## run 1
// APB_TOP
module APB_TOP(
    input PCLK, PRESETn,
    input ST, WEN,
    input [8:0] APB_WADRS, APB_RADRS,
    input [7:0] APB_WDATA,
    output [7:0] APB_RDATA_OUT,
    output PSLVERR
);
Size in the first run: roughly 1900 cells after synthesis, ~550 flip-flops, about 39 I/O pins, roughly 22000 sq um of cells after synthesis.
clock: 3.27 ns
lec_check: 0
abc_area: 1
cap_margin: 20
cell_pad_in_sites_detail_placement: 2
cell_pad_in_sites_global_placement: 1
core_margin: 2
core_utilization: 50
cts_cluster_diameter: 140
gpl_routability_driven: 1
gpl_timing_driven: 0
min_routing_layer: met2
place_density_lb_addon: 0.13
slew_margin: 20
run.sh (not shown) runs the stock make flow with config.mk's settings and CLKGATE_MAP_FILE=.
In the summary table, run 1 is marked failed, with error GRT-0116 raised in global routing (5_1_grt).
Inputs modified between run 1 and run 2:
- CELL_PAD_IN_SITES_DETAIL_PLACEMENT: 2 -> unset
- HOLD_SLACK_MARGIN: unset -> -0.1
- CELL_PAD_IN_SITES_GLOBAL_PLACEMENT: 1 -> unset
- PLACE_DENSITY_LB_ADDON: 0.13 -> unset
- CTS_CLUSTER_DIAMETER: 140 -> unset
- MIN_ROUTING_LAYER: met2 -> unset
- CAP_MARGIN: 20 -> 5
- GPL_ROUTABILITY_DRIVEN: 1 -> unset
- CORE_UTILIZATION: 50 -> 72
- GPL_TIMING_DRIVEN: 0 -> unset
- CTS_CLUSTER_SIZE: unset -> 23
- SETUP_SLACK_MARGIN: unset -> 0.62
- the clock period (ns, I/O delays scaled along): 3.27 -> 2.26
==> comparison <==
Run 2 did not stop at any stage, and its layout met the timing, design-rule and antenna checks. Between run 1 and run 2, the number of core rows is higher for run 1. Delta (run 2 minus run 1): final weighted congestion in routability-driven placement down about 12%; floorplan die height down about 16%; pre-CTS worst setup slack up 0.76 ns; count of placed standard cells including taps down 185; number of setup buffers added after CTS up 11.
--- input diff run 2..run 3 ---
- CTS_CLUSTER_SIZE now 32, was 23
- ABC_AREA no longer set, was 1
- PLACE_DENSITY_LB_ADDON now 0.0, previously not set
- SETUP_SLACK_MARGIN now 0.35, was 0.62
- HOLD_SLACK_MARGIN no longer set, was -0.1
- CAP_MARGIN now 20, was 5
- the clock period (ns, I/O delays scaled along) now 1.2, was 2.26
Of run 2 and run 3, only run 3 never reached the final stage.
global routing (5_1_grt): run 3 exited with error
Looking only at synthesized cell count, and setting everything else aside, the higher value of run 2 and run 3 goes to run 2.
Higher yosys stat cell total among run 2 and run 3: run 2
[compare] base=run 2 new=run 3: area after synthesis shrank by 5.0%; core footprint moved down; register share after synthesis rose 3.8 points; share of flip-flops with an asynchronous set or reset saw little to no change; HPWL reported at the end of detailed placement went down.
Relative to run 2, yosys synthesis chip area has gone down in run 3.
Comparing run 2 and run 3, the higher die boundary width was measured on run 2.
Of run 2 and run 3, the run reporting the lower post-synthesis compound-gate area fraction was run 2.
Floorplan check, run 3 vs run 2: die outline smaller in run 3
What run 4 does differently from run 3 at the input level:
- PLACE_DENSITY_LB_ADDON no longer set, was 0.0
- SETUP_SLACK_MARGIN now 0.59, was 0.35
- HOLD_SLACK_MARGIN now -0.1, previously not set
- CORE_UTILIZATION now 70, was 72
- CTS_CLUSTER_SIZE now 40, was 32
- the clock period (ns, I/O delays scaled along) now 2.07, was 1.2
Results
The layout from run 4, despite a flow that completed every stage, fails the layout checks, with the failing checks listed as negative setup slack.
Run 4 against run 3: cell area after technology mapping level, half-perimeter wire length after detailed placement level, area reported by Yosys stat level, initial core utilization moved down.

========
APB_TOP again, from the RTL that the note above started with.
Settings: LEC_CHECK=0, CAP_MARGIN=5, CELL_PAD_IN_SITES_DETAIL_PLACEMENT=2, CORE_MARGIN=2, CORE_UTILIZATION=46, GPL_ROUTABILITY_DRIVEN=0, MIN_ROUTING_LAYER=met2, SETUP_SLACK_MARGIN=1.0, SLEW_MARGIN=20, TNS_END_PERCENT=5; clock period 2.7 ns.
The first run finished but failed the layout checks on setup timing.
Change:
ABC_AREA = 1   (was not set)
CAP_MARGIN = 20   (was 5)
CELL_PAD_IN_SITES_DETAIL_PLACEMENT = not set   (was 2)
CORE_UTILIZATION = 70   (was 46)
GPL_ROUTABILITY_DRIVEN = not set   (was 0)
MIN_ROUTING_LAYER = not set   (was met2)
SETUP_SLACK_MARGIN = not set   (was 1.0)
TNS_END_PERCENT = not set   (was 5)
clock period = 1.95 ns   (was 2.7 ns; I/O delays follow)
Result: The changed run completed and failed the layout checks on setup timing; worst setup slack improved by 210 ps; cell count grows by 27%; core utilization grows by 29 points; via count shrinks by 2.4%; routed wire length shrinks by 23%; synthesized cell count grows by 79%; total power grows by 37%.
Change:
ABC_AREA = not set   (was 1)
CORE_ASPECT_RATIO = 1.57   (was not set)
CORE_UTILIZATION = 72   (was 70)
CTS_CLUSTER_SIZE = 32   (was not set)
GPL_ROUTABILITY_DRIVEN = 0   (was not set)
PLACE_DENSITY_LB_ADDON = 0.0   (was not set)
SETUP_SLACK_MARGIN = 0.35   (was not set)
clock period = 1.2 ns   (was 1.95 ns; I/O delays follow)
=> The new run ran to the end with violations: setup timing; worst setup slack degrades by 1400 ps; hold slack is worse by 81 ps; routed wire length went up by a little under a tenth; non-clock buffer count grows by 40; cell area fell by a few percent; global-route usage increases by 6.1 points; synthesized area drops by a few percent; cell count decreases by a quarter to a third; fmax fell by about a fifth; via count decreases by about a fifth; clock power climbs by well over a third.
Change:
ABC_AREA = 1   (was not set)
CORE_ASPECT_RATIO = not set   (was 1.57)
CTS_CLUSTER_SIZE = not set   (was 32)
GPL_ROUTABILITY_DRIVEN = not set   (was 0)
PLACE_DENSITY_LB_ADDON = not set   (was 0.0)
SETUP_SLACK_MARGIN = 0.39   (was 0.35)
clock period = 1.95 ns   (was 1.2 ns; I/O delays follow)
Effect: The changed run ran to the end with violations: setup timing; setup slack is better by 1100 ps; routed wire length rises by roughly a tenth; clock skew stays flat.
Change:
CTS_CLUSTER_DIAMETER = 399   (was not set)
SETUP_SLACK_MARGIN = 0.58   (was 0.39)
Result: Now the flow ended with an error in clock tree synthesis (4_1_cts). Area after synthesis stays the same. Die size stays the same. Synthesized cell count is unchanged.

========
try-garnet:
Starting RTL as in the previous note.
Settings: LEC_CHECK=0, CAP_MARGIN=20, CORE_MARGIN=2, CORE_UTILIZATION=72, CTS_CLUSTER_DIAMETER=43, CTS_CLUSTER_SIZE=27, HOLD_SLACK_MARGIN=-0.09, SETUP_SLACK_MARGIN=0.55, SLEW_MARGIN=20; clock period 2.7 ns.
What try-fjord does differently from try-garnet at the input level:
Settings: an added CORE_ASPECT_RATIO of 0.66; a change of CAP_MARGIN from 20 to 0; a change of SLEW_MARGIN from 20 to 40; an added PLACE_DENSITY_LB_ADDON of 0.24; a deleted HOLD_SLACK_MARGIN that had been -0.09; a change of CORE_UTILIZATION from 72 to 40; an added ABC_AREA of 1; a deleted SETUP_SLACK_MARGIN that had been 0.55; an added TNS_END_PERCENT of 55; a deleted CTS_CLUSTER_DIAMETER that had been 43; a change of CORE_MARGIN from 2 to 3; an added CELL_PAD_IN_SITES_GLOBAL_PLACEMENT of 3; a deleted CTS_CLUSTER_SIZE that had been 27.
## What came out
Diode insertion count for antenna repair: try-fjord < try-garnet. The final core area utilization reported for try-fjord is smaller than that of try-garnet by 39 points. On buffer share of cell area: try-fjord sits below try-garnet. try-garnet → try-fjord: total chip power higher, largest stage delay on the critical path lower, sequential share of layout area lower. Cmp try-fjord vs try-garnet: routed wirelength normalized by instance count lower in try-fjord. The routability-driven placement congestion ratio of try-fjord falls short of that of try-garnet by 9.6%. Diff try-garnet -> try-fjord | number of placement rows | increase of 7. In try-fjord, the net switching component of the power came out 3.8% above the value in try-garnet. There was hardly any difference in post-detailed-route DRC marker count between try-garnet and try-fjord.
## Diff of input files: try-tundra against try-fjord
Settings: a change of CORE_MARGIN from 3 to 5; an added CTS_CLUSTER_SIZE of 71; an added MIN_ROUTING_LAYER of met2; an added HOLD_SLACK_MARGIN of 0.03; an added MAX_ROUTING_LAYER of met4; a change of TNS_END_PERCENT from 55 to 80; an added GPL_TIMING_DRIVEN of 0.
The log for try-tundra ends in global routing (5_1_grt) with error GRT-0116, so the run never completed.
Effective utilization at floorplan is lower on try-tundra
Synthesized chip area reported by yosys: try-fjord vs try-tundra identical
Relative to try-fjord, the chip width of try-tundra is higher by 4 µm.
When try-tundra is measured against try-fjord, its number of buffers inserted during clock tree synthesis turns out about 1.9% higher.
try-fjord → try-tundra: die boundary height increased 4 µm; number of instances resized during post-cts repair now sits higher; setup slack after placement saw a decrease.

========
run A:
Starting RTL as in the previous note.
==> flow/config.mk <==
export PLATFORM = sky130hd
export DESIGN_NAME = APB_TOP
export DESIGN_NICKNAME = APB_TOP
export VERILOG_FILES = /design/flow/design.v
export SDC_FILE = /design/flow/constraint.sdc
export NUM_CORES = 4
export LEC_CHECK = 0
export ABC_AREA = 1
export CAP_MARGIN = 0
export CELL_PAD_IN_SITES_GLOBAL_PLACEMENT = 3
export CORE_ASPECT_RATIO = 0.66
export CORE_MARGIN = 3
export CORE_UTILIZATION = 40
export GPL_TIMING_DRIVEN = 0
export MAX_ROUTING_LAYER = met4
export MIN_ROUTING_LAYER = met2
export PLACE_DENSITY_LB_ADDON = 0.24
export SLEW_MARGIN = 40
export TNS_END_PERCENT = 55
==> flow/constraint.sdc <==
create_clock -name core_clock -period 2.7 [get_ports {PCLK}]
set_input_delay 0.5400 -clock core_clock [delete_from_list [all_inputs] [get_ports {PCLK}]]
set_output_delay 0.5400 -clock core_clock [all_outputs]
set_load 0.01 [all_outputs]
From the logs: run A reached the end of the flow and failed the layout checks with negative setup slack.
Modified inputs, run B compared to run A
Settings: CORE_UTILIZATION changed from 40 to 13; SETUP_SLACK_MARGIN newly set to 1.0; MAX_ROUTING_LAYER removed (was met4); ABC_AREA removed (was 1); CORE_ASPECT_RATIO removed (was 0.66); SLEW_MARGIN changed from 40 to 20; CORE_MARGIN changed from 3 to 2; MIN_ROUTING_LAYER removed (was met2); PLACE_DENSITY_LB_ADDON removed (was 0.24); GPL_TIMING_DRIVEN removed (was 0); TNS_END_PERCENT removed (was 55); CAP_MARGIN changed from 0 to 20; CELL_PAD_IN_SITES_GLOBAL_PLACEMENT removed (was 3); the clock period (ns, I/O delays scaled along) changed from 2.7 to 3.19.
## What came out
Run B finished every step from synthesis to the final layout, and the layout passed the timing, design-rule and antenna checks. When the final numbers for run A and run B were put side by side, the number of buffer and inverter stages on the critical path turned out to be greater in run B. Comparing run B with run A, the clock network contribution to total cell area came out essentially unchanged. Note that the total number of tap cells recorded for run B amounts to 2.9 times the value seen in run A. [compare] base=run A new=run B: non-clock buffer count in the final layout went up; number of global-route vias before repair lost 10734; worst IR drop on VDD lost about 15%; reg-to-reg setup timing slack shows an increase of 0.79 ns; power of the combinational group -48%. Higher delay of the slowest critical-path stage goes to run A over run B.
Input changes introduced in run C (baseline for comparison: run B):
Settings: CTS_CLUSTER_SIZE now 32, previously not set; PLACE_DENSITY_LB_ADDON now 0.0, previously not set; SETUP_SLACK_MARGIN now -0.1, was 1.0; CORE_UTILIZATION now 72, was 13; GPL_ROUTABILITY_DRIVEN now 0, previously not set; the clock period (ns, I/O delays scaled along) now 1.48, was 3.19.
==> results <==
Run C failed in global routing (5_1_grt) with ODB-0269.
Diff run C and run B: post-cts sizing count higher in run C
Reported for run C and run B, synthesized cell count turned out identical to the last digit.
Run B has higher instance count after placement with tap cells included than run C.
The placed cell area number comes out higher for run B vs run C.
Delta (run C minus run B): number of buffers inserted during clock tree synthesis lower; total die size decreased about 80%; standard-cell row count went down 86; core area went down.
Relative to run C, the following input files were edited for run D:
Settings: removing PLACE_DENSITY_LB_ADDON (formerly 0.0); changing SETUP_SLACK_MARGIN from -0.1 to 0.55; changing CORE_UTILIZATION from 72 to 70; removing GPL_ROUTABILITY_DRIVEN (formerly 0); changing CAP_MARGIN from 20 to 10; changing CTS_CLUSTER_SIZE from 32 to 27; setting HOLD_SLACK_MARGIN to -0.1 for the first time; changing the clock period (ns, I/O delays scaled along) from 1.48 to 2.12.
Results
- Stage in which a tool error killed run D: global routing (5_1_grt).
- From run C to run D the numbers moved as follows: floorplan-stage core utilization decreased 2.3 points, width of the die increased about 1.4%, sequential area share after synthesis essentially unchanged.
- Diff run D..run C | count of buffers inserted at the top-level ports | unchanged
- The cell area after placement in run D sits 270 um^2 above the value recorded for run C.
- Taking run C as the reference, in run D worst slack at placement climbed 0.38 ns, cell resize tally after clock tree synthesis went up 75.
- Detailed placer's ending HPWL came out higher on run D than on run C.
- Re area reported by Yosys stat: no difference whatsoever between run D and run C.
- Run C fits on a die that is smaller than the die of run D.
No activity file was given, so power comes from the tool's default toggle rates.
